### flow/config.mk
export PLATFORM = sky130hd
export DESIGN_NAME = alu_add
export DESIGN_NICKNAME = alu_add
export VERILOG_FILES = /design/flow/design.v
export SDC_FILE = /design/flow/constraint.sdc
export NUM_CORES = 4
export LEC_CHECK = 0
export ABC_AREA = 0
export CAP_MARGIN = 20
export CELL_PAD_IN_SITES_DETAIL_PLACEMENT = 0
export CELL_PAD_IN_SITES_GLOBAL_PLACEMENT = 2
export CORE_MARGIN = 6
export CORE_UTILIZATION = 38
export CTS_CLUSTER_SIZE = 28
export MAX_ROUTING_LAYER = met4
export PLACE_DENSITY_LB_ADDON = 0.09
export SETUP_SLACK_MARGIN = 0.08
export SLEW_MARGIN = 30
export TNS_END_PERCENT = 25
### flow/constraint.sdc
create_clock -name core_clock -period 6.71 [get_ports {clk_i}]
set_input_delay 1.3420 -clock core_clock [delete_from_list [all_inputs] [get_ports {clk_i}]]
set_output_delay 1.3420 -clock core_clock [all_outputs]
set_load 0.01 [all_outputs]
### flow/design.v
package calc_pkg;
    typedef struct packed {
        logic on;
        logic off;
        logic mem_rc;
        logic mem_sub;
        logic mem_add;
        logic op_percent;
        logic op_sqrt;
        logic op_div;
        logic op_mul;
        logic op_sub;
        logic op_add;
        logic op_eq;
        logic dot;
        logic num_1;
        logic num_2;
        logic num_3;
        logic num_4;
        logic num_5;
        logic num_6;
        logic num_7;
        logic num_8;
        logic num_9;
        logic num_0;
    } buttons_t;
    typedef enum logic [4:0] {
        B_NONE,          
        B_ON,            
        B_OFF,           
        B_MEM_RC,        
        B_MEM_SUB,       
        B_MEM_ADD,       
        B_OP_PERCENT,    
        B_OP_SQRT,       
        B_OP_DIV,        
        B_OP_MUL,        
        B_OP_SUB,        
        B_OP_ADD,        
        B_OP_EQ,         
        B_DOT,           
        B_NUM_1,         
        B_NUM_2,         
        B_NUM_3,         
        B_NUM_4,         
        B_NUM_5,         
        B_NUM_6,         
        B_NUM_7,         
        B_NUM_8,         
        B_NUM_9,         
        B_NUM_0,         
        B_UNKNOWN        
    } active_button_t;
    function automatic logic isNumberButton(active_button_t active_button);
        isNumberButton = ((active_button >= calc_pkg::B_NUM_1) && (active_button <= calc_pkg::B_NUM_0));
    endfunction
    function automatic logic isOpButton(active_button_t active_button);
        isOpButton = ((active_button >= calc_pkg::B_OP_DIV) && (active_button <= calc_pkg::B_OP_ADD));
    endfunction
    function automatic logic isEqButton(active_button_t active_button);
        isEqButton = (active_button == calc_pkg::B_OP_EQ);
    endfunction
    function automatic logic isDotButton(active_button_t active_button);
        isDotButton = (active_button == calc_pkg::B_DOT);
    endfunction
    typedef logic [3:0] bcd_t;
    function automatic logic [6:0] bcd2segments(bcd_t bcd);
        unique case (bcd)
            4'd0: bcd2segments = 7'b1111110;
            4'd1: bcd2segments = 7'b0110000;
            4'd2: bcd2segments = 7'b1101101;
            4'd3: bcd2segments = 7'b1111001;
            4'd4: bcd2segments = 7'b0110011;
            4'd5: bcd2segments = 7'b1011011;
            4'd6: bcd2segments = 7'b1011111;
            4'd7: bcd2segments = 7'b1110000;
            4'd8: bcd2segments = 7'b1111111;
            4'd9: bcd2segments = 7'b1111011;
            default: bcd2segments = 7'bxxxxxxx;
        endcase
    endfunction
    typedef enum logic [1:0] {
        OP_NONE,
        OP_ADD,
        OP_MUL,
        OP_DIV
    } op_t;
    function automatic op_t button2op(active_button_t active_button);
        unique case (active_button)
            calc_pkg::B_OP_DIV: button2op = calc_pkg::OP_DIV;
            calc_pkg::B_OP_MUL: button2op = calc_pkg::OP_MUL;
            calc_pkg::B_OP_SUB: button2op = calc_pkg::OP_ADD;
            calc_pkg::B_OP_ADD: button2op = calc_pkg::OP_ADD;
            default: button2op = calc_pkg::OP_NONE;
        endcase
    endfunction
    function automatic bcd_t button2bcd(active_button_t active_button);
        unique case (active_button)
            calc_pkg::B_NUM_1: button2bcd = 1;
            calc_pkg::B_NUM_2: button2bcd = 2;
            calc_pkg::B_NUM_3: button2bcd = 3;
            calc_pkg::B_NUM_4: button2bcd = 4;
            calc_pkg::B_NUM_5: button2bcd = 5;
            calc_pkg::B_NUM_6: button2bcd = 6;
            calc_pkg::B_NUM_7: button2bcd = 7;
            calc_pkg::B_NUM_8: button2bcd = 8;
            calc_pkg::B_NUM_9: button2bcd = 9;
            calc_pkg::B_NUM_0: button2bcd = 0;
            default: button2bcd = 0;
        endcase
    endfunction
    parameter NumDigits = 8;
    typedef logic unsigned [$clog2(NumDigits)-1:0] exponent_t;
    typedef struct packed {
        logic error;
        logic sign;
        exponent_t exponent;
        bcd_t [NumDigits-1:0] significand;
    } num_t;
    function automatic num_t neg(num_t num);
        neg = num;
        neg.sign = !num.sign;
    endfunction
endpackage
module alu_add (
    input   logic           clk_i,
    input   logic           rst_i,
    input   logic [36:0]    left_i,      
    input   logic [36:0]    right_i,     
    output  logic           in_ready_o,
    input   logic           in_valid_i,
    output  logic [36:0]    result_o,    
    input   logic           out_ready_i,
    output  logic           out_valid_o
);
typedef enum logic [1:0] {
    S_IDLE,
    S_NORMALIZE,
    S_ADD,
    S_RENORMALIZE
} state_t;
state_t state_d, state_q;
logic [$clog2(calc_pkg::NumDigits):0] counter_d, counter_q;
logic in_ready_d, in_ready_q;
logic out_valid_d, out_valid_q;
assign out_valid_o = out_valid_q;
assign in_ready_o = in_ready_q;
calc_pkg::num_t left_d, left_q;
calc_pkg::num_t right_d, right_q;
calc_pkg::num_t result_d, result_q;
calc_pkg::bcd_t result_extra_d, result_extra_q;
logic carryborrow_d, carryborrow_q;
assign result_o = out_valid_q ? result_q : '0;
logic [4:0] nibble_sum;
always_comb begin
    nibble_sum = 'x;
    carryborrow_d = carryborrow_q;
    if (state_q != S_ADD) begin
        carryborrow_d = 0;
    end else if (left_q.sign == right_q.sign) begin
        nibble_sum =
            left_q.significand[counter_q]
            + right_q.significand[counter_q]
            + 4'(carryborrow_q);
        if (nibble_sum >= 10) begin
            nibble_sum += 6;
        end
        carryborrow_d = nibble_sum[4];
    end else begin
        if (left_q.significand > right_q.significand) begin
            nibble_sum =
                6'(left_q.significand[counter_q])
                - 6'(right_q.significand[counter_q])
                - 6'(carryborrow_q);
        end else begin
            nibble_sum =
                6'(right_q.significand[counter_q])
                - 6'(left_q.significand[counter_q])
                - 6'(carryborrow_q);
        end
        carryborrow_d = nibble_sum[4];
        if ($signed(nibble_sum) < 0) begin
            nibble_sum += 10;
        end
    end
end
always_comb begin
    state_d = state_q;
    out_valid_d = out_valid_q;
    in_ready_d = in_ready_q;
    counter_d = counter_q;
    left_d = left_q;
    right_d = right_q;
    result_d = result_q;
    result_extra_d = result_extra_q;
    unique case (state_q)
        S_IDLE: begin
            result_d = '0;
            if (in_valid_i) begin
                left_d = left_i;
                right_d = right_i;
                state_d = S_NORMALIZE;
                in_ready_d = 0;
            end
        end
        S_NORMALIZE: begin
            if (left_q.exponent < right_q.exponent) begin
                left_d.significand = (left_q.significand >> 4);
                left_d.exponent++;
            end else if (left_q.exponent > right_q.exponent) begin
                right_d.significand = (right_q.significand >> 4);
                right_d.exponent++;
            end else begin
                state_d = S_ADD;
                counter_d = 0;
            end
        end
        S_ADD: begin
            result_d.exponent = left_q.exponent;
            if (left_q.sign == right_q.sign) begin
                result_extra_d = carryborrow_d;
            end
            if (left_q.significand > right_q.significand) begin
                result_d.sign = left_q.sign;
            end else begin
                result_d.sign = right_q.sign;
            end
            result_d.significand[counter_q] = 4'(nibble_sum);
            counter_d++;
            if (counter_d == calc_pkg::NumDigits) begin
                state_d = S_RENORMALIZE;
            end
        end
        S_RENORMALIZE: begin
            if (result_extra_q != '0) begin  
                result_extra_d = '0;
                result_d.significand = ({result_extra_q, result_q.significand} >> 4);
                result_d.exponent++;
                if (result_d.exponent == 0)
                    result_d.error = 1;
            end else if ((result_q.exponent != 0) && (result_q.significand[calc_pkg::NumDigits-1] == 0)) begin  
                result_d.significand = (result_q.significand << 4);
                result_d.exponent--;
            end else begin  
                out_valid_d = 1;
                if (result_d.significand == 0)
                    result_d.sign = 0;
                if (out_valid_q && out_ready_i) begin
                    state_d = S_IDLE;
                    out_valid_d = 0;
                    in_ready_d = 1;
                    result_d = '0;
                end
            end
        end
    endcase
end
always_ff @(posedge clk_i) begin
    if (rst_i) begin
        state_q <= S_IDLE;
        out_valid_q <= 0;
        in_ready_q <= 1;
        counter_q <= '0;
        left_q <= '0;
        right_q <= '0;
        result_q <= '0;
        result_extra_q <= '0;
        carryborrow_q <= 0;
    end else begin
        state_q <= state_d;
        out_valid_q <= out_valid_d;
        in_ready_q <= in_ready_d;
        counter_q <= counter_d;
        left_q <= left_d;
        right_q <= right_d;
        result_q <= result_d;
        result_extra_q <= result_extra_d;
        carryborrow_q <= carryborrow_d;
    end
end
endmodule
### flow/run.sh
#!/bin/bash
# the make line also repeats each setting of config.mk as NAME=value (left out here)
make -C /OpenROAD-flow-scripts/flow DESIGN_CONFIG=/design/flow/config.mk WORK_HOME=/design/flow/orfs CLKGATE_MAP_FILE= finish
==> job_summary.md, run 1 <==
## PnR job results

| Metric | Value |
|---|---|
| Final setup fails | 0 |
| Top logic family | AND-OR/OR-AND gates |
| Hold path startpoint | result_q[35]$_SDFFE_PP0P_ |
| Clock sink count | 121 |
| DRC viols | 0 |
| Flop area | 2430 um^2 |
| Final min period | 5.02 ns |
| Hold-critical path endpoint | result_q[35]$_SDFFE_PP0P_ |
| R2r endpoint | result_q[3]$_SDFFE_PP0P_ |
| P&R area growth vs syn | 21.3% |
| Clock tree buffer depth | 2 |
| Die X | 163 um |
| H-Tree Level Count | 4 |
| Vias in the first global route | 7908 |
| Leak pwr | 0.00397 uW |
| Seq/Total Area, Yosys | 27.9% |
| Setup bufs post-CTS | 0 |
| Final Routed Wirelength | 27700 um |
| RSZ-0062 raised after global routing | no |
| Area leader, netlist | dfxtp_1 |
| Clock latency on the worst-skew pair | 0.42 ns |
| Synth top cells by count | dfxtp_1 (121), nor2_1 (114), a211oi_1 (72) |
| VDD IR-drop max | 0.166 mV |
| Hold Crit Depth | 2 |
| Root buffer cell | clkbuf_16 |
| Post-route ant nets | 0 |
| Period utilisation layout | 74.9% |
| Largest type area fraction | 27.9% |
| Setup crit end kind | flip-flop |
| Top layer in use | met4 |
| I/O Buffers | 114 |
| Reg2Reg Depth | 18 |
| Bufs and invs on worst path | 3 |
| # fillers | 2191 |
| Combinational group power | 1180 uW |
| I/O pin count | 117 |
| Max power group | combinational cells |
| Crit start category | flip-flop |
| Crit-path max FO | 17 |
| CTS tree | done |
| Mapped Area | 8690 um^2 |
| Starting DRT DRC Count | 384 |
| FP Rows | 54 |
| Post-CTS Resized | 0 |
| Internal power | 1790 uW |
| Wire length per cell | 19.8 um |
| CP max stage cell | dfxtp_1 |
| Tightest Pin Transition | 0.956 ns |
| Final Hold Vio Count | 0 |
| Fin cells | 1397 |
| Grt total ovfl | 0 |
| Main flop type | dfxtp_1 |
| Power Density | 280 nW/um^2 |
| DR pass1 iterations | 7 |
| Fin. max-slew vios | 0 |
| Cell chain of the critical path | buf_4 > mux4_2 > nand2_1 > nand2_1 > nand2_1 > inv_1 > fa_1 > fa_1 > mux2i_1 > xnor2_1 > ha_1 > inv_1 > a21oi_1 > a31oi_1 > xnor2_1 > nand3_1 > a31oi_2 > o21ai_1 |
| Critical path class | reg -> reg |
| Worst hold path class | reg -> reg |
| Simple share | 18.4% |
| Reg clk slew, reported paths | 0.06 ns |
| Switching part of the total | 39.5% |
| Met3 wire len | 1010 um |
| Sequential share of power | 31.7% |
| Seq group | 935 uW |
| Final layout net count | 1249 |
| OpenROAD warning count | 41 |
| Synth warn | 1 |
| Yosys reg bits | 121 |
| FF-to-FF Start | counter_q[0]$_SDFFE_PP0P_ |
| Setup TNS | 0 ns |
| Largest cells by area after synthesis | dfxtp_1 (28%), ha_1 (8.6%), mux2i_1 (7.1%), a211oi_1 (6.2%), nor2_1 (4.9%) |
| Outcome | no timing/DRC/antenna violations |
| Routability congestion estimate | 0.898 |
| Starting Density | 39.3% |
| CP Capture Point | result_q[3]$_SDFFE_PP0P_ |
| TritonCTS Buffers | 17 |
| Post-DP HPWL | 20500 um |
| Ao+oa area frac | 23.4% |
| Post-CTS Hold Fix Bufs | 0 |
| Met1 WL | 12600 um |
| Synth mux share | 11.8% |
| Syn Area/Cell | 8.46 um^2 |
| Asr flop ratio synth | 0% |
| CP startpoint | counter_q[0]$_SDFFE_PP0P_ |
| CP arrival | 5.32 ns |
| Routed via count | 7777 |
| GRT Overall Usage | 21.5% |
| Clk pwr share | 28.3% |
| Largest net degree at the start of global routing | 81 |
| Number of synthesized flops with an enable pin | 0 |
| WP depth | 18 |
| Die H | 163 um |
| N_diodes | 0 |
| Post-Synthesis Cells | 1028 |
| Yosys chip area | 8690 um^2 |
| CP top delay family | adder cells |
| Max stage delay on crit path | 0.93 ns |
| Comb pwr share | 40.1% |
| Slew HR | 36.3% |
| Antenna violations before repair | 0 |
| Syn Nets | 1172 |
| Met2 routed WL | 13000 um |
| # Cells Yosys | 1028 |
| Unique masters post-synth | 77 |
| Max Cap Violations | 0 |
| Yosys top cell by instances | dfxtp_1 |
| Reg2Reg Setup Slack | 1.69 ns |
| Fmax | 199 MHz |
| Comb area | 5770 um^2 |
| Area fraction in xor and xnor cells | 2.30% |
| Chip footprint | 26600 um^2 |
| Cell mode on critical path | nand2_1 |
| First-pass GRT wire length | 44200 um |
| Yosys adder share | 10.0% |
| Clock Power | 834 uW |
| DP Cell Count | 1366 |
| Core Box Area | 22100 um^2 |
| Clk_skew | 0.0104 ns |
| Crit path DRT | 7.00 ns |
| Vias per inst | 5.57 |
| Sw power | 1160 uW |
==> layer usage <==
layer / GRT usage, % / vias up
met5: - / -
met4: 10.2 / 0
met2: 34.2 / 213
li1: - / 3913
met3: 3.45 / 64
met1: 26.9 / 3587
==> final cells by class <==
| type | instances | area share [%] |
|---|---|---|
| inverters | 69 | 2.46 |
| clock inverters | 11 | 0.712 |
| clock buffers | 20 | 4.24 |
| multi-input cells | 771 | 54.7 |
| flip-flops and latches | 121 | 23.0 |
| well taps | 280 | 3.32 |
| repair buffers | 125 | 11.6 |
==> through the flow <==
step / setup WS (ns) / hold WS [ns] / power (uW) / util [%] / instance area (um^2)
after global placement: 1.62 / 0.477 / 2120 / 45.3 / 10000
after floorplan: 2.59 / 0.432 / 1800 / - / 8690
after CTS: 1.60 / 0.487 / 2980 / 47.7 / 10500
after global routing: 1.24 / 0.504 / 3170 / 47.7 / 10500
after detailed placement: 1.61 / 0.479 / 2140 / 45.3 / 10000
final: 1.69 / 0.487 / 2950 / 47.7 / 10500
==> run 2, diff against run 1 <==
ABC_AREA = 1   (was 0)
CELL_PAD_IN_SITES_DETAIL_PLACEMENT = default   (was 0)
CELL_PAD_IN_SITES_GLOBAL_PLACEMENT = default   (was 2)
CORE_ASPECT_RATIO = 1.31   (was default)
CORE_MARGIN = 2   (was 6)
CORE_UTILIZATION = 72   (was 38)
CTS_CLUSTER_DIAMETER = 302   (was default)
CTS_CLUSTER_SIZE = 97   (was 28)
MAX_ROUTING_LAYER = default   (was met4)
PLACE_DENSITY = 0.37   (was default)
PLACE_DENSITY_LB_ADDON = default   (was 0.09)
SETUP_SLACK_MARGIN = default   (was 0.08)
SLEW_MARGIN = 20   (was 30)
TNS_END_PERCENT = 10   (was 25)
clock period = 4.3 ns   (was 6.71 ns; I/O delays follow)
==> run 2 against run 1 <==
Effect of this change:
- now fails the layout checks on setup timing
- synthesized cell count rose by 33%
- synthesized area rose by 0.69%
- final cell count rose by 16%
- setup slack got worse by 1.8 ns
- flip-flop count did not move
- critical path depth rose by 6
- via count rose by 42%
- global-route usage rose by 23 points
- clock power rose by about 80%
- highest routed layer unchanged
==> job_summary.md, run 2 <==
## PnR job results

| Metric | Value |
|---|---|
| Antenna violations before repair | 0 (unchanged) |
| Comb pwr share | 44.8% (+4.7 points) |
| Hold Crit Depth | 2 (unchanged) |
| Final Hold Vio Count | 0 (unchanged) |
| Sequential share of power | 26.7% (-5.0 points) |
| Starting DRT DRC Count | 1695 (+340%) |
| Clk pwr share | 28.6% (+0.3 points) |
| Synth top cells by count | nand2_1 (367), inv_1 (170), o21ai_0 (152) |
| Worst hold path class | reg -> reg |
| Post-route ant nets | 0 (unchanged) |
| Cell mode on critical path | nand2_1 |
| Final setup fails | 9 (+9) |
| Yosys adder share | 9.95% (-0.069 points) |
| # Cells Yosys | 1368 (+33%) |
| Post-Synthesis Cells | 1368 (+33%) |
| Die H | 130 um (-20%) |
| Syn Nets | 1512 (+29%) |
| Final Util | 89.8% (+42 points) |
| Simple share | 24.8% (+6.4 points) |
| FP Rows | 46 (-15%) |
| Setup crit end kind | flip-flop |
| Cell chain of the critical path | clkinvlp_4 > buf_4 > a21oi_1 > o21ai_1 > nand3_1 > o211ai_1 > inv_1 > fa_1 > inv_1 > fa_1 > xor2_2 > inv_1 > ha_1 > nor2_4 > nor2_4 > o21ai_0 > nand3_1 > nor2_4 > nand3_1 > nand2_1 > nand2_1 > nand2_1 > nand2_1 > a21oi_1 |
| Synth mux share | 0% (-12 points) |
| Max Cap Violations | 0 (unchanged) |
| Leak pwr | 0.00482 uW (+21%) |
| CP Capture Point | result_q[6]$_SDFFE_PP0P_ |
| Largest type area fraction | 27.7% (-0.19 points) |
| Mapped Area | 8750 um^2 (+0.69%) |
| Switching part of the total | 44.6% (+5.1 points) |
| Grt total ovfl | 0 (unchanged) |
| GRT Overall Usage | 44.4% (+23 points) |
| RSZ-0062 raised after global routing | yes |
| Routed via count | 11.1k (+42%) |
| Reg2Reg Depth | 24 (+6) |
| First-pass GRT wire length | 46000 um (+4.0%) |
| Hold path startpoint | result_q[16]$_SDFFE_PP0P_ |
| Internal power | 2920 uW (+63%) |
| CP startpoint | counter_q[0]$_SDFFE_PP0P_ |
| Power Density | 490 nW/um^2 (+75%) |
| Outcome | failed layout checks |
| DRC viols | 0 (unchanged) |
| Yosys reg bits | 121 (unchanged) |
| Area fraction in xor and xnor cells | 1.00% (-1.3 points) |
| Final layout net count | 1602 (+28%) |
| Syn Area/Cell | 6.40 um^2 (-24%) |
| OpenROAD warning count | 45 (+9.8%) |
| Combinational group power | 2360 uW (+100%) |
| Ao+oa area frac | 25.0% (+1.5 points) |
| Reg2Reg Setup Slack | -0.12 ns (-1.81 ns) |
| Routability congestion estimate | 1.05 (+17%) |
| R2r endpoint | result_q[6]$_SDFFE_PP0P_ |
| Final Routed Wirelength | 32800 um (+19%) |
| Yosys chip area | 8750 um^2 (+0.69%) |
| Seq/Total Area, Yosys | 27.7% (-0.19 points) |
| Sw power | 2350 uW (+100%) |
| Largest cells by area after synthesis | dfxtp_1 (28%), nand2_1 (16%), o21ai_0 (8.7%), ha_1 (8.6%), inv_1 (7.3%) |
| Main flop type | dfxtp_1 |
| Hold-critical path endpoint | result_q[16]$_SDFFE_PP0P_ |
| Final min period | 4.42 ns (-0.601 ns) |
| Vias in the first global route | 9614 (+22%) |
| Slew HR | 28.4% (-7.9 points) |
| Fin cells | 1615 (+16%) |
| Chip footprint | 13100 um^2 (-51%) |
| Bufs and invs on worst path | 5 (+2) |
| Crit-path max FO | 11 (-6) |
| Core Box Area | 12000 um^2 (-46%) |
| DP Cell Count | 1571 (+15%) |
| VDD IR-drop max | 0.326 mV (+96%) |
| Root buffer cell | clkbuf_16 |
| Crit path DRT | 4.65 ns (-2.35 ns) |
| Worst setup margin | -0.124 ns (-1.81 ns) |
| P&R area growth vs syn | 22.8% |
| Synth warn | 1 (unchanged) |
| Largest net degree at the start of global routing | 69 (-15%) |
| Critical path class | reg -> reg |
| Unique masters post-synth | 49 (-36%) |
| I/O pin count | 117 (unchanged) |
| Failed Checks | setup timing |
| Post-DP HPWL | 19200 um (-6.6%) |
| Fmax | 226 MHz (+14%) |
| CTS tree | done |
| CP top delay family | simple AND/OR/NAND/NOR gates |
| Reg clk slew, reported paths | 0.06 ns (about the same) |
| Vias per inst | 6.84 (+23%) |
| Area leader, netlist | dfxtp_1 |
| DR pass1 iterations | 29 (+22) |
| Clock latency on the worst-skew pair | 0.44 ns (+0.02 ns) |
| WP depth | 24 (+6) |
| Max stage delay on crit path | 0.45 ns (-0.48 ns) |
| N_diodes | 0 (unchanged) |
| H-Tree Level Count | 4 (unchanged) |
| Post-CTS Hold Fix Bufs | 0 (unchanged) |
| I/O Buffers | 114 (unchanged) |
| Clock sink count | 121 (unchanged) |
| Die X | 100 um (-39%) |
| Number of synthesized flops with an enable pin | 0 (unchanged) |
| Clk_skew | 0.0177 ns (+0.00732 ns) |
| Top logic family | AND-OR/OR-AND gates |
| Crit start category | flip-flop |
| Starting Density | 73.1% (+34 points) |
| Yosys top cell by instances | nand2_1 |
| Clock tree buffer depth | 2 (unchanged) |
| Asr flop ratio synth | 0% (unchanged) |
| Tightest Pin Transition | 1.06 ns (+0.108 ns) |
| Period utilisation layout | 103% (+28 points) |
| DP Worst Slack | 0.124 ns (-1.49 ns) |
| TritonCTS Buffers | 17 (unchanged) |
| CP max stage cell | fa_1 |
| CP arrival | 4.78 ns (-0.54 ns) |
| Clock Power | 1500 uW (+80%) |
| Seq group | 1410 uW (+51%) |
| Fin. max-slew vios | 0 (unchanged) |
| Wire length per cell | 20.3 um (+2.6%) |
| Max power group | combinational cells |
| FF-to-FF Start | counter_q[0]$_SDFFE_PP0P_ |
## run 2: repair_timing
action | 4_1_cts | 5_1_grt
setup endpoints to repair | 0 | 23
gates resized | 0 | 38
buffers inserted | 0 | 11
## run 2: area by class of cell
cell class / count / area (um^2)
Timing Repair inverter: 1 / 7.51
Multi-Input combinational cell: 989 / 5440
Clock inverter: 14 / 163
Tap cell: 144 / 180
Timing Repair Buffer: 145 / 1400
Sequential cell: 121 / 2430
Clock buffer: 18 / 439
Fill cell: 615 / 1220
Inverter: 183 / 697
## run 2: per-layer routing
layer / share of wire [%] / routed length [um] / GRT usage [%]
met1: 32 / 10400 / 46.9
met2: 45 / 14600 / 75.4
met3: 13 / 4200 / 10.3
met4: 11 / 3620 / 35.5
met5: 0 / 0 / 0
## run 2: stage by stage
stage               setup TNS, ns  total power, uW  hold slack, ns  area [um^2]
floorplan                       0             2820           0.438         8750
global placement                0             3250           0.453         9920
detailed placement              0             3360           0.462         9920
CTS                             0             4880           0.472        10500
global route                -3.87             5490           0.501        10800
finish                     -0.541             5270           0.483        10800
==> run 3, diff against run 2 <==
CORE_ASPECT_RATIO = default   (was 1.31)
CORE_UTILIZATION = 68   (was 72)
CTS_CLUSTER_DIAMETER = default   (was 302)
TNS_END_PERCENT = default   (was 10)
clock period = 3.47 ns   (was 4.3 ns; I/O delays follow)
==> run 3 against run 2 <==
Effect of this change:
- still fails the layout checks on setup timing
- non-clock buffer count increased by 75
- highest routed layer unchanged
- clock-buffer cell count is 6 higher
- synthesized area stayed put
- fmax grew 3.5%
- critical path type unchanged
==> job_summary.md, run 3 <==
## PnR job results

| Metric | Value |
|---|---|
| Outcome | failed layout checks |
| Failed Checks | setup timing |
| Asr flop ratio synth | 0% (unchanged) |
| Reg2Reg Depth | 25 (+4.2%) |
| VDD IR-drop max | 0.428 mV (+31%) |
| H-Tree Level Count | 4 (unchanged) |
| Tightest Pin Transition | 0.942 ns (-0.123 ns) |
| Max power group | combinational cells |
| GRT Overall Usage | 46.4% (+2.1 points) |
| Worst setup margin | -0.806 ns (-0.682 ns) |
| Sequential share of power | 23.0% (-3.7 points) |
| Main flop type | dfxtp_1 |
| Switching part of the total | 43.0% (-1.6 points) |
| Root buffer cell | clkbuf_16 |
| FP Rows | 41 (-11%) |
| Die X | 117 um (+17%) |
| Starting DRT DRC Count | 2053 (+21%) |
| Synth mux share | 0% (unchanged) |
| Number of synthesized flops with an enable pin | 0 (unchanged) |
| Simple share | 24.8% (unchanged) |
| Routability congestion estimate | 0.990 (-5.8%) |
| Largest cells by area after synthesis | dfxtp_1 (28%), nand2_1 (16%), o21ai_0 (8.7%), ha_1 (8.6%), inv_1 (7.3%) |
| Combinational group power | 3800 uW (+61%) |
| Core Box Area | 12600 um^2 (+5.0%) |
| CP Capture Point | result_q[5]$_SDFFE_PP0P_ |
| CP arrival | 4.63 ns (-0.15 ns) |
| I/O pin count | 117 (unchanged) |
| Mapped Area | 8750 um^2 (unchanged) |
| Fmax | 234 MHz (+3.5%) |
| Post-CTS Hold Fix Bufs | 0 (unchanged) |
| Final layout net count | 1676 (+4.6%) |
| Final Util | 92.2% (+2.4 points) |
| CP top delay family | buffers and inverters |
| TritonCTS Buffers | 17 (unchanged) |
| Unique masters post-synth | 49 (unchanged) |
| N_diodes | 0 (unchanged) |
| Final Hold Vio Count | 0 (unchanged) |
| Syn Nets | 1512 (unchanged) |
| Setup crit end kind | flip-flop |
| Post-Synthesis Cells | 1368 (unchanged) |
| Comb pwr share | 51.2% (+6.4 points) |
| Slew HR | 36.6% (+8.2 points) |
| R2r endpoint | result_q[5]$_SDFFE_PP0P_ |
| Antenna violations before repair | 0 (unchanged) |
| Period utilisation layout | 123% (+20 points) |
| CTS tree | done |
| P&R area growth vs syn | 32.4% |
| Synth top cells by count | nand2_1 (367), inv_1 (170), o21ai_0 (152) |
| DR pass1 iterations | 11 (-62%) |
| Internal power | 4230 uW (+45%) |
| CP max stage cell | fa_2 |
| Design Area, Final | 11600 um^2 (+7.8%) |
| Vias per inst | 6.60 (-3.5%) |
| Final Routed Wirelength | 34700 um (+5.6%) |
| CP startpoint | counter_q[0]$_SDFFE_PP0P_ |
| Critical path class | reg -> reg |
| Fin cells | 1716 (+6.3%) |
| Clk pwr share | 25.8% (-2.8 points) |
| Worst hold path class | reg -> reg |
| Power Density | 640 nW/um^2 (+31%) |
| Reg clk slew, reported paths | 0.05 ns (about the same) |
| Area fraction in xor and xnor cells | 1.00% (unchanged) |
| Largest net degree at the start of global routing | 97 (+41%) |
| WP depth | 25 (+4.2%) |
| Clock sink count | 121 (unchanged) |
| Fin. max-slew vios | 0 (unchanged) |
| Die H | 117 um (-9.8%) |
| Ao+oa area frac | 25.0% (unchanged) |
| Area leader, netlist | dfxtp_1 |
| Max stage delay on crit path | 0.38 ns (-0.07 ns) |
| Post-route ant nets | 0 (unchanged) |
| Clock tree buffer depth | 2 (unchanged) |
| Seq/Total Area, Yosys | 27.7% (unchanged) |
| Final min period | 4.28 ns (-0.148 ns) |
| Bufs and invs on worst path | 7 (+2) |
| Hold Crit Depth | 2 (unchanged) |
| RSZ-0062 raised after global routing | yes |
| Final setup fails | 26 (+17) |
| DRC viols | 0 (unchanged) |
| Clock latency on the worst-skew pair | 0.43 ns (about the same) |
| First-pass GRT wire length | 52100 um (+13%) |
| Clock Power | 1920 uW (+28%) |
| Top logic family | AND-OR/OR-AND gates |
| Chip footprint | 13800 um^2 (+5.6%) |
| Crit start category | flip-flop |
| Reg2Reg Setup Slack | -0.81 ns (-0.68 ns) |
| Starting Density | 69.6% (-3.5 points) |
| Sw power | 3190 uW (+36%) |
| Post-DP HPWL | 20300 um (+5.7%) |
| Largest type area fraction | 27.7% (unchanged) |
| Clk_skew | 0.00842 ns (-0.00926 ns) |
| # Cells Yosys | 1368 (unchanged) |
| FF-to-FF Start | counter_q[0]$_SDFFE_PP0P_ |
| DP Cell Count | 1675 (+6.6%) |
| Routed via count | 11.3k (+2.6%) |
| Seq group | 1710 uW (+21%) |
| Hold-critical path endpoint | result_q[16]$_SDFFE_PP0P_ |
| Synth warn | 1 (unchanged) |
| Grt total ovfl | 0 (unchanged) |
| Placed cell area | 10600 um^2 (+6.7%) |
| Cell mode on critical path | nand2_1 |
| Crit path DRT | 3.83 ns (-0.82 ns) |
| Syn Area/Cell | 6.40 um^2 (unchanged) |
| # fillers | 523 (-15%) |
| Yosys adder share | 9.95% (unchanged) |
| Vias in the first global route | 10.5k (+8.8%) |
| Crit-path max FO | 8 (-3) |
| I/O Buffers | 114 (unchanged) |
| Leak pwr | 0.00524 uW (+8.6%) |
| Max Cap Violations | 0 (unchanged) |
| OpenROAD warning count | 46 (+2.2%) |
| Wire length per cell | 20.2 um (-0.59%) |
| Yosys top cell by instances | nand2_1 |
| Yosys chip area | 8750 um^2 (unchanged) |
| Hold path startpoint | result_q[16]$_SDFFE_PP0P_ |
| Yosys reg bits | 121 (unchanged) |
[run 3: repair_timing]
action                                  in CTS  in global routing
endpoints found under the setup margin      26                 27
resized                                     57                 33
cloned                                       0                  0
pin swaps                                   29                 25
setup buffers                                7                  4
[run 3: cell type report]
class	instances	area, um^2	area share, %
clock buffers	24	512	4.42
inverters	183	699	6.04
repair buffers	220	1990	17.2
clock inverters	7	113	0.972
multi-input cells	989	5630	48.6
flip-flops and latches	121	2430	20.9
well taps	172	215	1.86
[run 3: per-layer routing]
metal | up-vias | global-route usage, % | wire (um)
li1 | 4856 | - | -
met1 | 4970 | 55.5 | 11800
met2 | 1144 | 76.2 | 15200
met3 | 363 | 11.5 | 4750
met4 | 0 | 26.5 | 2930
met5 | - | 0 | 0
[run 3: through the flow]
step	total power (uW)	hold slack (ns)	TNS [ns]	setup WS, ns
floorplan	3570	0.438	-0.0372	-0.00945
global placement	4540	0.463	-5.83	-0.324
detailed placement	4670	0.474	-9.14	-0.473
CTS	6890	0.484	-7.64	-0.421
global route	7690	0.504	-20.82	-0.945
finish	7420	0.485	-17.19	-0.806
==> run 4, diff against run 3 <==
ABC_AREA = default   (was 1)
CTS_CLUSTER_DIAMETER = 350   (was default)
CTS_CLUSTER_SIZE = 23   (was 97)
PLACE_DENSITY = default   (was 0.37)
SETUP_SLACK_MARGIN = 0.6   (was default)
clock period = 4.1 ns   (was 3.47 ns; I/O delays follow)
==> run 4 against run 3 <==
Effect of this change:
- now clean on timing, DRC and antenna
- utilization is 3.3 points lower
- largest cell class unchanged
- clock skew is 0.00059 ns lower
- largest power group unchanged
- cell area is 3.6% lower
==> job_summary.md, run 4 <==
## PnR job results

| Metric | Value |
|---|---|
| I/O Buffers | 114 (unchanged) |
| Hold Crit Depth | 2 (unchanged) |
| Largest type area fraction | 27.9% (+0.19 points) |
| Clock Power | 1560 uW (-19%) |
| TritonCTS Buffers | 17 (unchanged) |
| Syn Area/Cell | 8.46 um^2 (+32%) |
| Setup crit end kind | flip-flop |
| Vias per inst | 6.95 (+5.2%) |
| Final Routed Wirelength | 30300 um (-13%) |
| Tightest Pin Transition | 1.02 ns (+0.0769 ns) |
| Die H | 117 um (-0.33%) |
| Top logic family | AND-OR/OR-AND gates |
| DRC viols | 0 (unchanged) |
| CP startpoint | counter_q[1]$_SDFFE_PP0P_ |
| Area fraction in xor and xnor cells | 2.30% (+1.3 points) |
| Hold path startpoint | result_q[35]$_SDFFE_PP0P_ |
| Ao+oa area frac | 23.4% (-1.5 points) |
| Fmax | 259 MHz (+11%) |
| Core Box Area | 12600 um^2 (unchanged) |
| Starting Density | 69.2% (-0.48 points) |
| Final layout net count | 1282 (-24%) |
| Yosys adder share | 10.0% (+0.069 points) |
| Cell chain of the critical path | mux4_2 > nand2b_1 > nand2_1 > nand2_2 > inv_2 > fa_2 > inv_2 > fa_2 > nor3b_4 > a2111oi_4 > a211oi_2 > buf_4 > mux2i_4 > buf_12 > a2bb2oi_2 > o31ai_2 |
| N_diodes | 0 (unchanged) |
| Internal power | 3510 uW (-17%) |
| Max power group | combinational cells |
| Reg2Reg Depth | 16 (-36%) |
| H-Tree Level Count | 4 (unchanged) |
| Worst setup margin | 0.234 ns (+1.04 ns) |
| Post-route ant nets | 0 (unchanged) |
| Asr flop ratio synth | 0% (unchanged) |
| Post-DP HPWL | 18800 um (-7.4%) |
| CP arrival | 4.18 ns (-0.45 ns) |
| Bufs and invs on worst path | 4 (-3) |
| Crit path DRT | 4.41 ns (+0.58 ns) |
| Clock sink count | 121 (unchanged) |
| FP Rows | 41 (unchanged) |
| Switching part of the total | 40.2% (-2.8 points) |
| Top layer in use | met4 |
| Chip footprint | 13700 um^2 (-0.66%) |
| Crit-path max FO | 7 (-1) |
| CP Capture Point | result_q[22]$_SDFFE_PP0P_ |
| WP depth | 16 (-36%) |
| CP max stage cell | mux4_2 |
| Clock latency on the worst-skew pair | 0.43 ns (about the same) |
| Outcome | no timing/DRC/antenna violations |
| VDD IR-drop max | 0.401 mV (-6.3%) |
| First-pass GRT wire length | 44700 um (-14%) |
| Met2 routed WL | 14200 um (-6.6%) |
| Area leader, netlist | dfxtp_1 |
| Largest net degree at the start of global routing | 93 (-4.1%) |
| Clk pwr share | 26.7% (+0.9 points) |
| Synth top cells by count | dfxtp_1 (121), nor2_1 (114), a211oi_1 (72) |
| Power Density | 525 nW/um^2 (-18%) |
| I/O pin count | 117 (unchanged) |
| Post-Synthesis Cells | 1028 (-25%) |
| Seq group | 1550 uW (-9%) |
| DP Worst Slack | 0.0674 ns (+0.541 ns) |
| Slew HR | 31.6% (-5.0 points) |
| Leak pwr | 0.00430 uW (-18%) |
| Final min period | 3.87 ns (-0.410 ns) |
| CP top delay family | adder cells |
| Antenna violations before repair | 0 (unchanged) |
| Reg clk slew, reported paths | 0.06 ns (about the same) |
| FF-to-FF Start | counter_q[1]$_SDFFE_PP0P_ |
| Mapped Area | 8690 um^2 (-0.69%) |
| CTS tree | done |
| Yosys top cell by instances | dfxtp_1 |
| Yosys reg bits | 121 (unchanged) |
| Met3 wire len | 3350 um (-29%) |
| Starting DRT DRC Count | 1470 (-28%) |
| R2r endpoint | result_q[22]$_SDFFE_PP0P_ |
| Syn Nets | 1172 (-22%) |
| Grt total ovfl | 0 (unchanged) |
| Largest cells by area after synthesis | dfxtp_1 (28%), ha_1 (8.6%), mux2i_1 (7.1%), a211oi_1 (6.2%), nor2_1 (4.9%) |
| Wire length per cell | 22.9 um (+13%) |
| Max Cap Violations | 0 (unchanged) |
| Synth mux share | 11.8% (+12 points) |
| Crit start category | flip-flop |
| Fin. max-slew vios | 0 (unchanged) |
| Clock tree buffer depth | 2 (unchanged) |
| Clk_skew | 0.00783 ns (-0.000585 ns) |
| Synth warn | 1 (unchanged) |
| Final Hold Vio Count | 0 (unchanged) |
| Setup TNS | 0 ns (+17.19 ns) |
| Worst hold path class | reg -> reg |
| GRT Overall Usage | 42.4% (-4.0 points) |
| Sw power | 2360 uW (-26%) |
| Critical path class | reg -> reg |
| P&R area growth vs syn | 28.5% |
| Vias in the first global route | 8455 (-19%) |
| Routed via count | 9194 (-19%) |
| Met1 WL | 10400 um (-12%) |
| Number of synthesized flops with an enable pin | 0 (unchanged) |
| Combinational group power | 2750 uW (-28%) |
| DR pass1 iterations | 10 (-1) |
| Yosys chip area | 8690 um^2 (-0.69%) |
| Seq/Total Area, Yosys | 27.9% (+0.19 points) |
| Final setup fails | 0 (-100%) |
| # Cells Yosys | 1028 (-25%) |
| OpenROAD warning count | 46 (unchanged) |
| Period utilisation layout | 94.3% (-29 points) |
| Unique masters post-synth | 77 (+57%) |
| Hold-critical path endpoint | result_q[35]$_SDFFE_PP0P_ |
| Max stage delay on crit path | 0.53 ns (+0.15 ns) |
| Sequential share of power | 26.4% (+3.4 points) |
| Die X | 117 um (-0.33%) |
| Main flop type | dfxtp_1 |
| Root buffer cell | clkbuf_16 |
| Routability congestion estimate | 0.976 (-1.4%) |
| RSZ-0062 raised after global routing | yes |
| Post-CTS Hold Fix Bufs | 0 (unchanged) |
| Comb pwr share | 46.9% (-4.3 points) |
| Simple share | 18.4% (-6.4 points) |
| Reg2Reg Setup Slack | 0.23 ns (+1.04 ns) |
run 4: metrics by stage:
stage	utilization [%]	cells	cell area (um^2)	total power (uW)	hold slack (ns)
floorplan	-	1028	8770	2990	0.432
global placement	79.9	1269	10000	3500	0.442
detailed placement	79.9	1269	10000	3580	0.504
CTS	86.6	1314	10900	5360	0.516
global route	88.9	1323	11200	6100	0.531
finish	88.9	1323	11200	5870	0.490
run 4: what timing repair did:
action,4_1_cts,5_1_grt
buffers inserted,13,8
resized,28,23
pin swaps,33,23
gates cloned,0,1
setup endpoints to repair,25,26
run 4: layer usage:
layer  up-vias  GRT usage (%)
met1      4204           48.4
li1       3977              -
met4         0           26.2
met5         -              0
met3       240           13.1
met2       773           69.7
run 4: area by class of cell:
cell class / instances / area [um^2]
sequential: 121 / 2430
multi-input combinational: 771 / 6080
clock buffer: 20 / 478
fill: 606 / 1400
timing repair buffer: 158 / 1560
tap: 172 / 215
inverter: 69 / 262
clock inverter: 12 / 138
==> run 5, diff against run 4 <==
CORE_UTILIZATION = 60   (was 68)
CTS_CLUSTER_DIAMETER = 400   (was 350)
CTS_CLUSTER_SIZE = 100   (was 23)
SETUP_SLACK_MARGIN = default   (was 0.6)
clock period = 6.64 ns   (was 4.1 ns; I/O delays follow)
==> run 5 against run 4 <==
Effect of this change:
- wire length fell by 20%
- cell area fell by 5.6%
- synthesized cell count did not move
- combinational power fell by 57%
- highest routed layer unchanged
==> job_summary.md, run 5 <==
## PnR job results

| Metric | Value |
|---|---|
| Area fraction in xor and xnor cells | 2.30% (unchanged) |
| Clk_skew | 0.00637 ns (-0.00146 ns) |
| N_diodes | 0 (unchanged) |
| Yosys top cell by instances | dfxtp_1 |
| GR Util met2 | 52.9% (-17 points) |
| Main flop type | dfxtp_1 |
| Top logic family | AND-OR/OR-AND gates |
| Met3 usage | 5.54% (-7.6 points) |
| Period utilisation layout | 72.6% (-22 points) |
| DP Worst Slack | 1.85 ns (+1.78 ns) |
| Number of synthesized flops with an enable pin | 0 (unchanged) |
| GRT Overall Usage | 32.0% (-10 points) |
| Asr flop ratio synth | 0% (unchanged) |
| Internal power | 2030 uW (-42%) |
| I/O Buffers | 114 (unchanged) |
| Max Cap Violations | 0 (unchanged) |
| Yosys reg bits | 121 (unchanged) |
| Post-route ant nets | 0 (unchanged) |
| Crit-path max FO | 14 (+7) |
| Max power group | combinational cells |
| Antenna violations before repair | 0 (unchanged) |
| FP Rows | 43 (+4.9%) |
| Sw power | 1140 uW (-52%) |
| Combinational group power | 1180 uW (-57%) |
| Comb area | 5760 um^2 (-5.3%) |
| Synth top cells by count | dfxtp_1 (121), nor2_1 (114), a211oi_1 (72) |
| Sequential share of power | 29.9% (+3.5 points) |
| Met1 usage in global routing | 39.9% (-8.5 points) |
| Tot Pwr | 3170 uW (-46%) |
| First-pass GRT wire length | 40400 um (-9.6%) |
| Unique masters post-synth | 77 (unchanged) |
| CP top delay family | adder cells |
| Final setup fails | 0 (unchanged) |
| Synth mux share | 11.8% (unchanged) |
| RSZ-0062 raised after global routing | no |
| Cell chain of the critical path | buf_4 > mux4_2 > nand2_1 > nand2_1 > nand2_1 > inv_1 > fa_1 > fa_1 > mux2i_1 > xnor2_1 > ha_1 > inv_1 > a21oi_1 > a31oi_1 > xnor2_1 > nand3_1 > a31oi_2 > o21ai_1 |
| H-Tree Level Count | 4 (unchanged) |
| Clock sink count | 121 (unchanged) |
| Starting DRT DRC Count | 728 (-50%) |
| Seq/Total Area, Yosys | 27.9% (unchanged) |
| Post-CTS Resized | 0 (-100%) |
| Post-CTS Hold Fix Bufs | 0 (unchanged) |
| Wire length per cell | 18.7 um (-18%) |
| Max stage delay on crit path | 0.72 ns (+0.19 ns) |
| Crit path DRT | 6.93 ns (+2.52 ns) |
| Reg clk slew, reported paths | 0.05 ns (about the same) |
| Reg2Reg Setup Slack | 1.82 ns (+1.59 ns) |
| Final layout net count | 1249 (-2.6%) |
| CP max stage cell | dfxtp_1 |
| Setup TNS | 0 ns (unchanged) |
| Syn Nets | 1172 (unchanged) |
| Grt total ovfl | 0 (unchanged) |
| Yosys adder share | 10.0% (unchanged) |
| Most used routing layer | met2 |
| Routability congestion estimate | 0.921 (-5.6%) |
| Synth warn | 1 (unchanged) |
| CP arrival | 5.11 ns (+0.93 ns) |
| Worst hold path class | reg -> reg |
| FF-to-FF Start | counter_q[0]$_SDFFE_PP0P_ |
| Routed via count | 8180 (-11%) |
| CP startpoint | counter_q[0]$_SDFFE_PP0P_ |
| Yosys chip area | 8690 um^2 (unchanged) |
| Final Routed Wirelength | 24300 um (-20%) |
| TritonCTS Buffers | 17 (unchanged) |
| Core Box Area | 14000 um^2 (+12%) |
| Outcome | no timing/DRC/antenna violations |
| Syn Area/Cell | 8.46 um^2 (unchanged) |
| I/O pin count | 117 (unchanged) |
| # Cells Yosys | 1028 (unchanged) |
| Mapped Area | 8690 um^2 (unchanged) |
| Setup bufs post-CTS | 0 (-13) |
| DR pass1 iterations | 6 (-4) |
| Fin. max-slew vios | 0 (unchanged) |
| Bufs and invs on worst path | 3 (-1) |
| Chip footprint | 15500 um^2 (+13%) |
| Hold Crit Depth | 2 (unchanged) |
| Largest net degree at the start of global routing | 71 (-24%) |
| Cell mode on critical path | nand2_1 |
| Clk pwr share | 32.7% (+6.0 points) |
| Post-Synthesis Cells | 1028 (unchanged) |
| VDD IR-drop max | 0.181 mV (-55%) |
| Largest type area fraction | 27.9% (unchanged) |
| Final Util | 75.1% (-14 points) |
| Root buffer cell | clkbuf_16 |
| Post-DP HPWL | 17500 um (-6.8%) |
| DRC viols | 0 (unchanged) |
| Hold path startpoint | result_q[35]$_SDFFE_PP0P_ |
| Hold slack | 0.472 ns (-0.0184 ns) |
| Clock tree buffer depth | 2 (unchanged) |
| CP Capture Point | result_q[27]$_SDFFE_PP0P_ |
| Fmax | 207 MHz (-20%) |
| Vias per inst | 6.31 (-9.2%) |
| Area leader, netlist | dfxtp_1 |
| Seq group | 945 uW (-39%) |
| # fillers | 1090 (+80%) |
| Crit start category | flip-flop |
| Reg2Reg Depth | 18 (+2) |
| Hold-critical path endpoint | result_q[35]$_SDFFE_PP0P_ |
| Power Density | 300 nW/um^2 (-43%) |
| Worst setup margin | 1.82 ns (+1.59 ns) |
| Critical path class | reg -> reg |
| Clock latency on the worst-skew pair | 0.42 ns (about the same) |
| Largest cells by area after synthesis | dfxtp_1 (28%), ha_1 (8.6%), mux2i_1 (7.1%), a211oi_1 (6.2%), nor2_1 (4.9%) |
| Die H | 124 um (+6.2%) |
| Final Hold Vio Count | 0 (unchanged) |
| P&R area growth vs syn | 21.3% |
| CTS tree | done |
| Switching part of the total | 36.0% (-4.2 points) |
| Tightest Pin Transition | 0.948 ns (-0.0703 ns) |
| Simple share | 18.4% (unchanged) |
| Clock Power | 1040 uW (-33%) |
| Vias in the first global route | 7904 (-6.5%) |
| Slew HR | 36.7% (+5.1 points) |
| Setup crit end kind | flip-flop |
| WP depth | 18 (+2) |
| Comb pwr share | 37.4% (-9.5 points) |
| Final min period | 4.82 ns (+0.954 ns) |
| OpenROAD warning count | 43 (-6.5%) |
| Die X | 124 um (+6.2%) |
| Starting Density | 61.9% (-7.3 points) |
| R2r endpoint | result_q[27]$_SDFFE_PP0P_ |
| Leak pwr | 0.00405 uW (-6.0%) |
| Ao+oa area frac | 23.4% (unchanged) |
| Flop area | 2430 um^2 (-0.21%) |
-- run 5: layout make-up --
type	instances	share of cell area [%]
Sequential cell	121	23.0
Inverter	69	2.46
Tap cell	180	2.14
Multi-Input combinational cell	771	54.6
Clock inverter	7	1.54
Clock buffer	24	4.66
Timing Repair Buffer	125	11.6
-- run 5: stage by stage --
step / instances / cell area, um^2
after global placement: 1266 / 9890
after CTS: 1297 / 10500
final: 1297 / 10500
after global routing: 1297 / 10500
after floorplan: 1028 / 8690
after detailed placement: 1266 / 9890
-- run 5: metal layers --
metal / wire, um / vias to the layer above
met5: 0 / -
met4: 1140 / 0
met3: 1590 / 86
met2: 11500 / 369
met1: 10100 / 3811
li1: - / 3914
==> run 6, diff against run 5 <==
ABC_AREA = 1   (was default)
CORE_UTILIZATION = 68   (was 60)
CTS_CLUSTER_DIAMETER = default   (was 400)
CTS_CLUSTER_SIZE = 96   (was 100)
clock period = 5.27 ns   (was 6.64 ns; I/O delays follow)
==> run 6 against run 5 <==
Effect of this change:
- setup slack got worse by 1.2 ns
- sequential share of layout area rose by 0.074 points
- flip-flop count stayed put
- cell area decreased by 0.47%
- worst hold slack better by 0.014 ns
- largest cell class unchanged
- final cell count rose by 25%
- synthesized cell count is 33% higher
- clock-buffer cell count down 5
- fmax increased by 3.6%
- wire length increased by 12%
- die size decreased by 11%
- combinational power is 41% higher
==> job_summary.md, run 6 <==
## PnR job results

| Metric | Value |
|---|---|
| Outcome | no timing/DRC/antenna violations |
| Mapped Area | 8750 um^2 (+0.69%) |
| Area fraction in xor and xnor cells | 1.00% (-1.3 points) |
| WP depth | 23 (+5) |
| Crit start category | flip-flop |
| FF-to-FF Start | counter_q[0]$_SDFFE_PP0P_ |
| Core Box Area | 12600 um^2 (-10%) |
| OpenROAD warning count | 45 (+4.7%) |
| Clk pwr share | 29.6% (-3.1 points) |
| Largest net degree at the start of global routing | 101 (+42%) |
| R2r endpoint | result_q[25]$_SDFFE_PP0P_ |
| Slew HR | 33.1% (-3.6 points) |
| Max stage delay on crit path | 0.40 ns (-0.32 ns) |
| Syn Nets | 1512 (+29%) |
| Post-CTS Resized | 0 (unchanged) |
| I/O pin count | 117 (unchanged) |
| Tot Pwr | 3960 uW (+25%) |
| Clock latency on the worst-skew pair | 0.43 ns (about the same) |
| Vias per inst | 6.11 (-3.1%) |
| Top logic family | AND-OR/OR-AND gates |
| Hold path startpoint | result_q[16]$_SDFFE_PP0P_ |
| Wire length per cell | 16.7 um (-11%) |
| Design Area, Final | 10500 um^2 (-0.47%) |
| Simple share | 24.8% (+6.4 points) |
| First-pass GRT wire length | 44500 um (+10%) |
| Die X | 117 um (-5.6%) |
| Reg2Reg Setup Slack | 0.62 ns (-1.20 ns) |
| Fmax | 215 MHz (+3.6%) |
| CTS tree | done |
| Post-DP HPWL | 18600 um (+6.4%) |
| Starting Density | 69.6% (+7.7 points) |
| Seq/Total Area, Yosys | 27.7% (-0.19 points) |
| Power Density | 378 nW/um^2 (+26%) |
| Unique masters post-synth | 49 (-36%) |
| Setup TNS | 0 ns (unchanged) |
| RSZ-0062 raised after global routing | no |
| Number of synthesized flops with an enable pin | 0 (unchanged) |
| Chip footprint | 13800 um^2 (-11%) |
| Largest type area fraction | 27.7% (-0.19 points) |
| N_diodes | 0 (unchanged) |
| Ao+oa area frac | 25.0% (+1.5 points) |
| Clk_skew | 0.00880 ns (+0.00243 ns) |
| Grt total ovfl | 0 (unchanged) |
| Starting DRT DRC Count | 1419 (+95%) |
| Hold-critical path endpoint | result_q[16]$_SDFFE_PP0P_ |
| Clock Power | 1170 uW (+10%) |
| Yosys chip area | 8750 um^2 (+0.69%) |
| TritonCTS Buffers | 17 (unchanged) |
| Clock tree buffer depth | 2 (unchanged) |
| DRC viols | 0 (unchanged) |
| Clock sink count | 121 (unchanged) |
| Reg2Reg Depth | 23 (+5) |
| Leak pwr | 0.00470 uW (+16%) |
| Syn Area/Cell | 6.40 um^2 (-24%) |
| Final layout net count | 1583 (+27%) |
| FP Rows | 41 (-4.7%) |
| Max Cap Violations | 0 (unchanged) |
| Crit path DRT | 5.62 ns (-1.31 ns) |
| Antenna violations before repair | 0 (unchanged) |
| Final min period | 4.65 ns (-0.169 ns) |
| Worst hold path class | reg -> reg |
| Sequential share of power | 28.5% (-1.4 points) |
| Asr flop ratio synth | 0% (unchanged) |
| Cell mode on critical path | inv_1 |
| Final Hold Vio Count | 0 (unchanged) |
| Synth top cells by count | nand2_1 (367), inv_1 (170), o21ai_0 (152) |
| Synth mux share | 0% (-12 points) |
| Area leader, netlist | dfxtp_1 |
| CP arrival | 5.00 ns (-0.11 ns) |
| Reg clk slew, reported paths | 0.06 ns (about the same) |
| Yosys reg bits | 121 (unchanged) |
| I/O Buffers | 114 (unchanged) |
| Post-CTS Hold Fix Bufs | 0 (unchanged) |
| Placed cell area | 9890 um^2 (about the same) |
| Yosys adder share | 9.95% (-0.069 points) |
| Final Util | 83.5% (+8.4 points) |
| Combinational group power | 1660 uW (+41%) |
| H-Tree Level Count | 4 (unchanged) |
| CP top delay family | buffers and inverters |
| Sw power | 1660 uW (+46%) |
| Post-route ant nets | 0 (unchanged) |
| Die H | 117 um (-5.6%) |
| Max power group | combinational cells |
| Internal power | 2300 uW (+14%) |
| # Cells Yosys | 1368 (+33%) |
| CP Capture Point | result_q[25]$_SDFFE_PP0P_ |
| Bufs and invs on worst path | 6 (+3) |
| Final setup fails | 0 (unchanged) |
| Post-Synthesis Cells | 1368 (+33%) |
| Hold Crit Depth | 2 (unchanged) |
| Largest cells by area after synthesis | dfxtp_1 (28%), nand2_1 (16%), o21ai_0 (8.7%), ha_1 (8.6%), inv_1 (7.3%) |
| Routability congestion estimate | 0.978 (+6.2%) |
| Period utilisation layout | 88.3% (+16 points) |
| Tightest Pin Transition | 0.997 ns (+0.0492 ns) |
| Cell chain of the critical path | inv_1 > buf_4 > o21ai_0 > o221ai_1 > o211ai_1 > inv_1 > fa_1 > inv_1 > fa_1 > xor2_1 > inv_1 > ha_1 > nor2_1 > nor2_2 > o21ai_0 > nand2_1 > inv_1 > nand3_1 > o21ai_1 > nand2_1 > nand2_1 > nand2_1 > a21oi_1 |
| Setup bufs post-CTS | 0 (unchanged) |
| P&R area growth vs syn | 19.9% |
| Critical path class | reg -> reg |
| Fin. max-slew vios | 0 (unchanged) |
| Seq group | 1130 uW (+20%) |
| Routed via count | 9922 (+21%) |
| CP startpoint | counter_q[0]$_SDFFE_PP0P_ |
| CP max stage cell | buf_4 |
| DR pass1 iterations | 8 (+2) |
| Root buffer cell | clkbuf_16 |
| Setup crit end kind | flip-flop |
| Yosys top cell by instances | nand2_1 |
| Synth warn | 1 (unchanged) |
| Final Routed Wirelength | 27100 um (+12%) |
| Vias in the first global route | 9240 (+17%) |
| Comb pwr share | 41.9% (+4.5 points) |
| Hold slack | 0.486 ns (+0.0145 ns) |
| Switching part of the total | 41.9% (+5.9 points) |
| Crit-path max FO | 25 (+11) |
| VDD IR-drop max | 0.308 mV (+70%) |
| Main flop type | dfxtp_1 |
| GRT Overall Usage | 39.3% (+7.4 points) |
==> run 6: through the flow <==
stage	worst slack, ns	cells
after floorplan	1.47	1368
after global placement	0.985	1591
after detailed placement	0.821	1591
after CTS	0.715	1623
after global routing	0.289	1624
final	0.619	1624
==> run 6: cell type report <==
type	instances	area [um^2]
clock buffers	19	443
clock inverters	13	143
fillers	872	2070
inverters	183	689
multi-input cells	989	5340
flip-flops and latches	121	2420
well taps	172	215
repair buffers	127	1250
==> run 6: per-layer routing <==
metal,share of wire [%],up-vias,GRT usage [%],routed length [um]
li1,-,4678,-,-
met1,39,4517,49.9,10600
met2,47,632,64.2,12800
met3,11,95,9.01,2960
met4,3.2,0,17.4,860
met5,0,-,0,0
==> run 7, diff against run 6 <==
CORE_ASPECT_RATIO = 1.3   (was default)
CORE_UTILIZATION = 72   (was 68)
CTS_CLUSTER_DIAMETER = 244   (was default)
SETUP_SLACK_MARGIN = -0.15   (was default)
TNS_END_PERCENT = 20   (was default)
clock period = 4.0 ns   (was 5.27 ns; I/O delays follow)
==> run 7 against run 6 <==
Effect of this change:
- the flow now stops in global routing (5_1_grt)
- die size is 5.3% lower
- synthesized cell count stayed put
- synthesized area stayed put
==> job_summary.md, run 7 <==
### Metrics collected by this job

| Metric | Value |
|---|---|
| Outcome | stopped before the end |
| Stop stage | global routing (5_1_grt) |
| First Err | [ERROR GRT-0232] Routing congestion too high. Check the congestion heatmap in the GUI. |
| Post-CTS Hold Fix Bufs | 0 (unchanged) |
| Yosys chip area | 8750 um^2 (unchanged) |
| Syn Area/Cell | 6.40 um^2 (unchanged) |
| Largest cells by area after synthesis | dfxtp_1 (28%), nand2_1 (16%), o21ai_0 (8.7%), ha_1 (8.6%), inv_1 (7.3%) |
| Area leader, netlist | dfxtp_1 |
| Synth mux share | 0% (unchanged) |
| Post-Synthesis Cells | 1368 (unchanged) |
| GRT Overall Usage | 69.9% |
| Yosys adder share | 9.95% (unchanged) |
| Top logic family | AND-OR/OR-AND gates |
| Die X | 101 um (-14%) |
| Die H | 130 um (+10%) |
| Core Box Area | 11800 um^2 (-6.4%) |
| Starting Density | 74.4% (+4.7 points) |
| DP Cell Count | 1571 (-1.3%) |
| Main flop type | dfxtp_1 |
| Synth warn | 1 (unchanged) |
| Clock tree buffer depth | 2 (unchanged) |
| Post-DP HPWL | 18700 um (+0.53%) |
| Yosys reg bits | 121 (unchanged) |
| Yosys top cell by instances | nand2_1 |
| Area fraction in xor and xnor cells | 1.00% (unchanged) |
| Clock sink count | 121 (unchanged) |
| Grt total ovfl | 5 |
| Seq/Total Area, Yosys | 27.7% (unchanged) |
| Syn Nets | 1512 (unchanged) |
| Chip footprint | 13100 um^2 (-5.3%) |
| I/O Buffers | 114 (unchanged) |
| DP Worst Slack | -0.127 ns (-0.948 ns) |
| Routability congestion estimate | 1.04 (+6.7%) |
| Root buffer cell | clkbuf_16 |
| Synth top cells by count | nand2_1 (367), inv_1 (170), o21ai_0 (152) |
| Number of synthesized flops with an enable pin | 0 (unchanged) |
| Asr flop ratio synth | 0% (unchanged) |
| H-Tree Level Count | 4 (unchanged) |
| FP Rows | 45 (+9.8%) |
| Mapped Area | 8750 um^2 (unchanged) |
| # Cells Yosys | 1368 (unchanged) |
| I/O pin count | 117 (unchanged) |
| Largest type area fraction | 27.7% (unchanged) |
| Unique masters post-synth | 49 (unchanged) |
| Simple share | 24.8% (unchanged) |
| TritonCTS Buffers | 17 (unchanged) |
| Ao+oa area frac | 25.0% (unchanged) |
-- run 7: layer usage --
layer,overflow,global-route usage (%)
met5,0,11.5
met4,3,71.9
met2,2,90.4
met1,0,69.6
met3,0,49.3
-- run 7: repair_timing --
action	in CTS
setup buffers	2
pin swaps	3
resized	8
endpoints found under the setup margin	21
-- run 7: through the flow --
stage,hold WS (ns),power [uW],setup TNS (ns),cell area [um^2]
after floorplan,0.438,3040,0,8750
after CTS,0.477,5540,-1.03,10600
after global placement,0.458,3520,0,9960
after detailed placement,0.477,3630,-0.241,9960
==> run 8, diff against run 7 <==
ABC_AREA = default   (was 1)
CAP_MARGIN = 0   (was 20)
CORE_ASPECT_RATIO = default   (was 1.3)
CTS_CLUSTER_DIAMETER = default   (was 244)
CTS_CLUSTER_SIZE = 33   (was 96)
MAX_ROUTING_LAYER = met5   (was default)
SETUP_SLACK_MARGIN = default   (was -0.15)
SLEW_MARGIN = 15   (was 20)
TNS_END_PERCENT = 45   (was 20)
clock period = 3.96 ns   (was 4.0 ns; I/O delays follow)
==> run 8 against run 7 <==
Effect of this change:
- the layout now fails its checks (setup timing)
- synthesized area fell by 0.69%
- die size shrank 0.72%
- synthesized cell count is 25% lower
==> job_summary.md, run 8 <==
## PnR job results

| Metric | Value |
|---|---|
| Outcome | failed layout checks |
| Failed Checks | setup timing |
| R2r endpoint | result_q[3]$_SDFFE_PP0P_ |
| Reg2Reg Depth | 18 |
| Ao+oa area frac | 23.4% (-1.5 points) |
| Clk_skew | 0.0177 ns |
| Syn Nets | 1172 (-22%) |
| Max Cap Violations | 0 |
| Hold path startpoint | result_q[35]$_SDFFE_PP0P_ |
| Final setup fails | 25 |
| Period utilisation layout | 112% |
| CP Capture Point | result_q[3]$_SDFFE_PP0P_ |
| P&R area growth vs syn | 25.3% |
| Core Box Area | 11900 um^2 (+1.2%) |
| First-pass GRT wire length | 48000 um |
| Root buffer cell | clkbuf_16 |
| CP startpoint | right_q[7]$_SDFFE_PP0P_ |
| Yosys chip area | 8690 um^2 (-0.69%) |
| Tot Pwr | 5930 uW |
| Area leader, netlist | dfxtp_1 |
| DR pass1 iterations | 16 |
| Power Density | 545 nW/um^2 |
| FF-to-FF Start | right_q[7]$_SDFFE_PP0P_ |
| Comb pwr share | 45.4% |
| Leak pwr | 0.00424 uW |
| Clock Power | 1650 uW |
| Hold Crit Depth | 2 |
| Final min period | 4.45 ns |
| Bufs and invs on worst path | 3 |
| Mapped Area | 8690 um^2 (-0.69%) |
| Post-Synthesis Cells | 1028 (-25%) |
| Seq/Total Area, Yosys | 27.9% (+0.19 points) |
| Starting Density | 73.0% (-1.4 points) |
| Worst setup margin | -0.493 ns |
| Final Hold Vio Count | 0 |
| H-Tree Level Count | 4 (unchanged) |
| Starting DRT DRC Count | 2028 |
| Tightest Pin Transition | 1.19 ns |
| Reg2Reg Setup Slack | -0.49 ns |
| Sequential share of power | 26.8% |
| DP Cell Count | 1251 (-20%) |
| CP arrival | 4.76 ns |
| Post-DP HPWL | 18800 um (+0.48%) |
| TritonCTS Buffers | 17 (unchanged) |
| Yosys adder share | 10.0% (+0.069 points) |
| Number of synthesized flops with an enable pin | 0 (unchanged) |
| Hold slack | 0.489 ns |
| Reg clk slew, reported paths | 0.06 ns |
| Seq group | 1590 uW |
| Final Routed Wirelength | 35100 um |
| GRT Overall Usage | 47.8% |
| Crit start category | flip-flop |
| Crit path DRT | 4.27 ns |
| Worst hold path class | reg -> reg |
| Max stage delay on crit path | 0.51 ns |
| Fin cells | 1302 |
| DRC viols | 0 |
| # Cells Yosys | 1028 (-25%) |
| Max power group | combinational cells |
| Die X | 114 um (+13%) |
| Yosys top cell by instances | dfxtp_1 |
| Chip footprint | 13000 um^2 (-0.72%) |
| Hold-critical path endpoint | result_q[35]$_SDFFE_PP0P_ |
| CTS tree | done |
| Routed via count | 9847 |
| Sw power | 2460 uW |
| CP max stage cell | o31ai_4 |
| WP depth | 18 |
| FP Rows | 40 (-11%) |
| Grt total ovfl | 0 |
| OpenROAD warning count | 45 |
| Wire length per cell | 27.0 um |
| Final layout net count | 1285 |
| Syn Area/Cell | 8.46 um^2 (+32%) |
| Simple share | 18.4% (-6.4 points) |
| Internal power | 3470 uW |
| Unique masters post-synth | 77 (+57%) |
| Post-route ant nets | 0 |
| Largest net degree at the start of global routing | 74 |
| Crit-path max FO | 7 |
| Clk pwr share | 27.8% |
| Antenna violations before repair | 0 |
| CP top delay family | AND-OR/OR-AND gates |
| Routability congestion estimate | 1.03 (-0.87%) |
| Asr flop ratio synth | 0% (unchanged) |
| Vias per inst | 7.56 |
| Synth top cells by count | dfxtp_1 (121), nor2_1 (114), a211oi_1 (72) |
| Clock latency on the worst-skew pair | 0.45 ns |
| VDD IR-drop max | 0.542 mV |
| Largest cells by area after synthesis | dfxtp_1 (28%), ha_1 (8.6%), mux2i_1 (7.1%), a211oi_1 (6.2%), nor2_1 (4.9%) |
| Area fraction in xor and xnor cells | 2.30% (+1.3 points) |
| Synth mux share | 11.8% (+12 points) |
| Largest type area fraction | 27.9% (+0.19 points) |
| Synth warn | 1 (unchanged) |
| Critical path class | reg -> reg |
| Setup crit end kind | flip-flop |
| Cell chain of the critical path | inv_1 > ha_1 > a21oi_2 > o21ai_0 > a221o_1 > o31ai_4 > nand2_4 > mux2i_1 > xnor2_1 > ha_1 > inv_2 > a21oi_1 > a31oi_1 > xnor2_1 > o21ai_1 > a31oi_2 > buf_6 > o21ai_1 |
| Switching part of the total | 41.4% |
| Fin. max-slew vios | 0 |
| Vias in the first global route | 9065 |
| I/O pin count | 117 (unchanged) |
| Slew HR | 20.7% |
| Die H | 114 um (-12%) |
| Clock sink count | 121 (unchanged) |
| I/O Buffers | 114 (unchanged) |
| Main flop type | dfxtp_1 |
| Fmax | 225 MHz |
| Yosys reg bits | 121 (unchanged) |
| Top logic family | AND-OR/OR-AND gates |
| Combinational group power | 2690 uW |
| Clock tree buffer depth | 2 (unchanged) |
[run 8: per-stage QoR]
stage	instance area [um^2]	setup TNS (ns)	util [%]	worst slack [ns]
floorplan	8710	-0.0357	-	-0.0119
finish	10900	-8.41	91.4	-0.493
global placement	10000	-0.125	83.9	-0.0393
detailed placement	10000	-1.48	83.9	-0.177
CTS	10600	0	89.3	0.00773
global route	10900	-7.76	91.4	-0.419
[run 8: repair_timing]
action,in CTS,in global routing
pin swaps,1,9
hold buffers,0,0
setup buffers,1,17
resized,5,28
setup endpoints to repair,23,25
[run 8: area by class of cell]
type                       count  area (um^2)
timing repair buffer         161         1520
clock buffer                  21          470
fill                         452         1020
sequential                   121         2430
inverter                      69          259
multi-input combinational    771         5890
clock inverter                11          144
antenna                        1         2.50
tap                          147          184
[run 8: metal layers]
layer | GRT usage (%) | wire length (um) | vias up
li1 | - | - | 3981
met4 | 37.0 | 3780 | 0
met1 | 53.3 | 11100 | 4378
met2 | 78.0 | 15200 | 1101
met5 | 0 | 0 | -
met3 | 12.6 | 5070 | 387
Power figures rest on the tool's default switching activity, not on a simulated workload.
